north:
## mac_array
module mac_array #(
    parameter NUM_CHANNELS = 4,
    parameter DATA_WIDTH = 8,
    parameter ACCUM_WIDTH = 32,
    parameter OUTPUT_WIDTH = 16
)(
    input  clk,
    input  rst_n,
    input  [NUM_CHANNELS-1:0] enable,
    input  [NUM_CHANNELS-1:0] clear_acc,
    input  [DATA_WIDTH*NUM_CHANNELS-1:0] input_data,
    input  [DATA_WIDTH*NUM_CHANNELS-1:0] weight,
    output [OUTPUT_WIDTH*NUM_CHANNELS-1:0] mac_out,
    output [OUTPUT_WIDTH*NUM_CHANNELS-1:0] activated_out,
    output [NUM_CHANNELS-1:0] valid,
    output [NUM_CHANNELS-1:0] overflow
);
make LEC_CHECK=0 ABC_AREA=0 CAP_MARGIN=20 CORE_ASPECT_RATIO=0.68 CORE_MARGIN=2 CORE_UTILIZATION=64 CTS_CLUSTER_DIAMETER=46 GPL_ROUTABILITY_DRIVEN=0 GPL_TIMING_DRIVEN=0 HOLD_SLACK_MARGIN=0.1 MIN_ROUTING_LAYER=met1 PLACE_DENSITY_LB_ADDON=0.26 SLEW_MARGIN=5 finish   # period 13.3 ns
run.sh (not shown) runs the stock make flow with config.mk's settings and CLKGATE_MAP_FILE=.
## Diff of input files: south against north
# north
export LEC_CHECK = 0
export ABC_AREA = 0
export CAP_MARGIN = 20
export CORE_ASPECT_RATIO = 0.68
export CORE_MARGIN = 2
export CORE_UTILIZATION = 64
export CTS_CLUSTER_DIAMETER = 46
export GPL_ROUTABILITY_DRIVEN = 0
export GPL_TIMING_DRIVEN = 0
export HOLD_SLACK_MARGIN = 0.1
export MIN_ROUTING_LAYER = met1
export PLACE_DENSITY_LB_ADDON = 0.26
export SLEW_MARGIN = 5
create_clock -name core_clock -period 13.3 [get_ports {clk}]
# south
export LEC_CHECK = 0
export CAP_MARGIN = 20
export CORE_MARGIN = 2
export CORE_UTILIZATION = 72
export PLACE_DENSITY = 0.95
export SLEW_MARGIN = 20
create_clock -name core_clock -period 7.57 [get_ports {clk}]
### Flow results
Run status, south: aborted in 5_1_grt, error GRT-0116
When south is set beside north, its placed instance area turns out to be 6.7% larger.
Relative to north, chip area has decreased by 0.0038 mm² in south.
Area reported by Yosys stat: south vs north identical
Between south and north, the quantity of I/O buffers inserted on ports is lower for north.
On total placed cells including tap cells, the lower figure sits with north, not south.
Re standard cell core area: north was higher than south.
Diff north..south | number of H-tree branching levels | unchanged
From north to south, number of nets at floorplan did not move at all.
#### Input delta (east over south)
# south
export LEC_CHECK = 0
export CAP_MARGIN = 20
export CORE_MARGIN = 2
export CORE_UTILIZATION = 72
export PLACE_DENSITY = 0.95
export SLEW_MARGIN = 20
create_clock -name core_clock -period 7.57 [get_ports {clk}]
# east
export LEC_CHECK = 0
export CAP_MARGIN = 20
export CORE_MARGIN = 2
export CORE_UTILIZATION = 44
export SLEW_MARGIN = 20
create_clock -name core_clock -period 4.93 [get_ports {clk}]
## What came out
- east finished every stage; the final checks, however, were not passed, the failures being setup timing.
- Status: south FAILED at 5_1_grt (tool error)
- [compare] base=south new=east: height of the die increased by 27% relative to the old numbers, number of buffers inserted by post-CTS setup repair now larger.
- NOTE horizontal die dimension south->east increased by more than a quarter
- east against south: minimum setup slack after placement dropped 1.70 ns, cell area after placement went up 7.3%, pre-placement core utilization shrank by 29 points, area of the core region went up by about 65%.
- There was hardly any difference in count of different cell masters after synthesis between east and south.
- Re routability congestion estimate: east and south aren't equal, and the higher value belongs to south.
Changes in west relative to east:
# east
export LEC_CHECK = 0
export CAP_MARGIN = 20
export CORE_MARGIN = 2
export CORE_UTILIZATION = 44
export SLEW_MARGIN = 20
create_clock -name core_clock -period 4.93 [get_ports {clk}]
# west
export LEC_CHECK = 0
export CAP_MARGIN = 20
export CORE_MARGIN = 2
export CORE_UTILIZATION = 48
export SLEW_MARGIN = 20
create_clock -name core_clock -period 8.31 [get_ports {clk}]
Results
Delta (west minus east): number of placement rows has decreased; area growth from synthesis to final layout went down; path length in cells of the critical path now smaller; number of post-CTS setup repair buffers fell by 69.
Looking only at worst-case setup margin in the final layout, and setting everything else aside, the higher value of west and east goes to west.
In east the implementation ran to completion but is not tape-out ready, as the final checks report setup timing.
west reached the end of the flow, and the finished layout is clean on the timing, DRC and antenna checks.

========
v32:
Starting RTL as in the previous note.
// mac_array
module mac_array #(
    parameter NUM_CHANNELS = 4,
    parameter DATA_WIDTH = 8,
    parameter ACCUM_WIDTH = 32,
    parameter OUTPUT_WIDTH = 16
)(
    input  clk,
    input  rst_n,
    input  [NUM_CHANNELS-1:0] enable,
    input  [NUM_CHANNELS-1:0] clear_acc,
    input  [DATA_WIDTH*NUM_CHANNELS-1:0] input_data,
    input  [DATA_WIDTH*NUM_CHANNELS-1:0] weight,
    output [OUTPUT_WIDTH*NUM_CHANNELS-1:0] mac_out,
    output [OUTPUT_WIDTH*NUM_CHANNELS-1:0] activated_out,
    output [NUM_CHANNELS-1:0] valid,
    output [NUM_CHANNELS-1:0] overflow
);
    genvar i;
    generate
        for (i = 0; i < NUM_CHANNELS; i = i + 1) begin : mac_channels
            mac_unit #(
                .DATA_WIDTH(DATA_WIDTH),
                .ACCUM_WIDTH(ACCUM_WIDTH),
                .OUTPUT_WIDTH(OUTPUT_WIDTH)
            ) mac_inst (
                .clk(clk),
                .rst_n(rst_n),
                .enable(enable[i]),
                .clear_acc(clear_acc[i]),
                .input_data(input_data[DATA_WIDTH*(i+1)-1:DATA_WIDTH*i]),
                .weight(weight[DATA_WIDTH*(i+1)-1:DATA_WIDTH*i]),
                .mac_out(mac_out[OUTPUT_WIDTH*(i+1)-1:OUTPUT_WIDTH*i]),
                .activated_out(activated_out[OUTPUT_WIDTH*(i+1)-1:OUTPUT_WIDTH*i]),
                .valid(valid[i]),
                .overflow(overflow[i])
            );
        end
    endgenerate
endmodule
clock: 8.5 ns
lec_check: 0
abc_area: 1
cap_margin: 20
cell_pad_in_sites_global_placement: 1
core_aspect_ratio: 0.5
core_margin: 2
core_utilization: 32
cts_cluster_diameter: 336
cts_cluster_size: 98
place_density_lb_addon: 0.06
slew_margin: 0
tns_end_percent: 15
v32 completed every stage of the flow, and the final layout passed the timing, DRC and antenna checks.
Relative to v32, the following input files were edited for v43:
Settings: a deleted ABC_AREA that had been 1; an added GPL_ROUTABILITY_DRIVEN of 0; a change of TNS_END_PERCENT from 15 to 35; a change of CTS_CLUSTER_DIAMETER from 336 to 242; a change of SLEW_MARGIN from 0 to 20; a deleted CORE_ASPECT_RATIO that had been 0.5; a deleted CELL_PAD_IN_SITES_GLOBAL_PLACEMENT that had been 1; a deleted PLACE_DENSITY_LB_ADDON that had been 0.06; a change of CORE_UTILIZATION from 32 to 48.
### Flow results
- v43 completed; timing, DRC and antenna clean
- A dominant non-sequential cell family after synthesis of adder cells is what v43 shows, while simple AND/OR/NAND/NOR gates belongs to v32.
- Between v32 and v43, design area decreased.
- Die: v43 smaller than v32
- Cmp v43 vs v32: internal power of the cells higher in v43
- On v43: register-to-register slack is 0.50 ns lower than what v32 gave.
- Per the comparison of v43 with v32, post-route total power moved up; count of mapped cells out of synthesis dropped 33%.
For v1, these inputs were changed with respect to v43:
Settings: CTS_CLUSTER_DIAMETER: 242 -> 336; SLEW_MARGIN: 20 -> 0; TNS_END_PERCENT: 35 -> 15; CORE_UTILIZATION: 48 -> 32; CORE_ASPECT_RATIO: unset -> 1.82; GPL_ROUTABILITY_DRIVEN: 0 -> unset; ABC_AREA: unset -> 1; PLACE_DENSITY: unset -> 0.35.
Results
- v1 vs v43: aggregate routed wire length up in v1
- Final cell count delta for v1 relative to v43: 1443 higher
- Looking at global-route usage, v1 sits below v43.
- Compared with v43, v1 shows fraction of area in registers lower by 0.88 points.
- On clock latency reported for the late side of the worst-skew pair: between v43 and v1, it ends up higher for v1.
- v1 vs. v43: area overhead of the layout relative to synthesis down 6.2 points; total chip power -0.00013 W.
--- input diff v1..v33 ---
Settings: CORE_UTILIZATION now 57, was 32; SLEW_MARGIN now 20, was 0; CORE_ASPECT_RATIO now 0.5, was 1.82; CELL_PAD_IN_SITES_GLOBAL_PLACEMENT now 0, previously not set; HOLD_SLACK_MARGIN now 0.28, previously not set.
### Flow results
- Against v1, first-pass GRT wire length in v33 fell by more than 10%.
- Worst hold slack essentially unchanged between v1 and v33.
- Diff v1 -> v33: part of the total power dissipated in sequential elements held steady; sum of internal, switching and leakage power shrank by 0.00022 W; logic gate share of total power shrank by 0.7 points; net total in the final layout shrank by 0.70%.
- Sequential cell power delta for v33 relative to v1: about 2% lower
Power figures rest on the tool's default switching activity, not on a simulated workload.
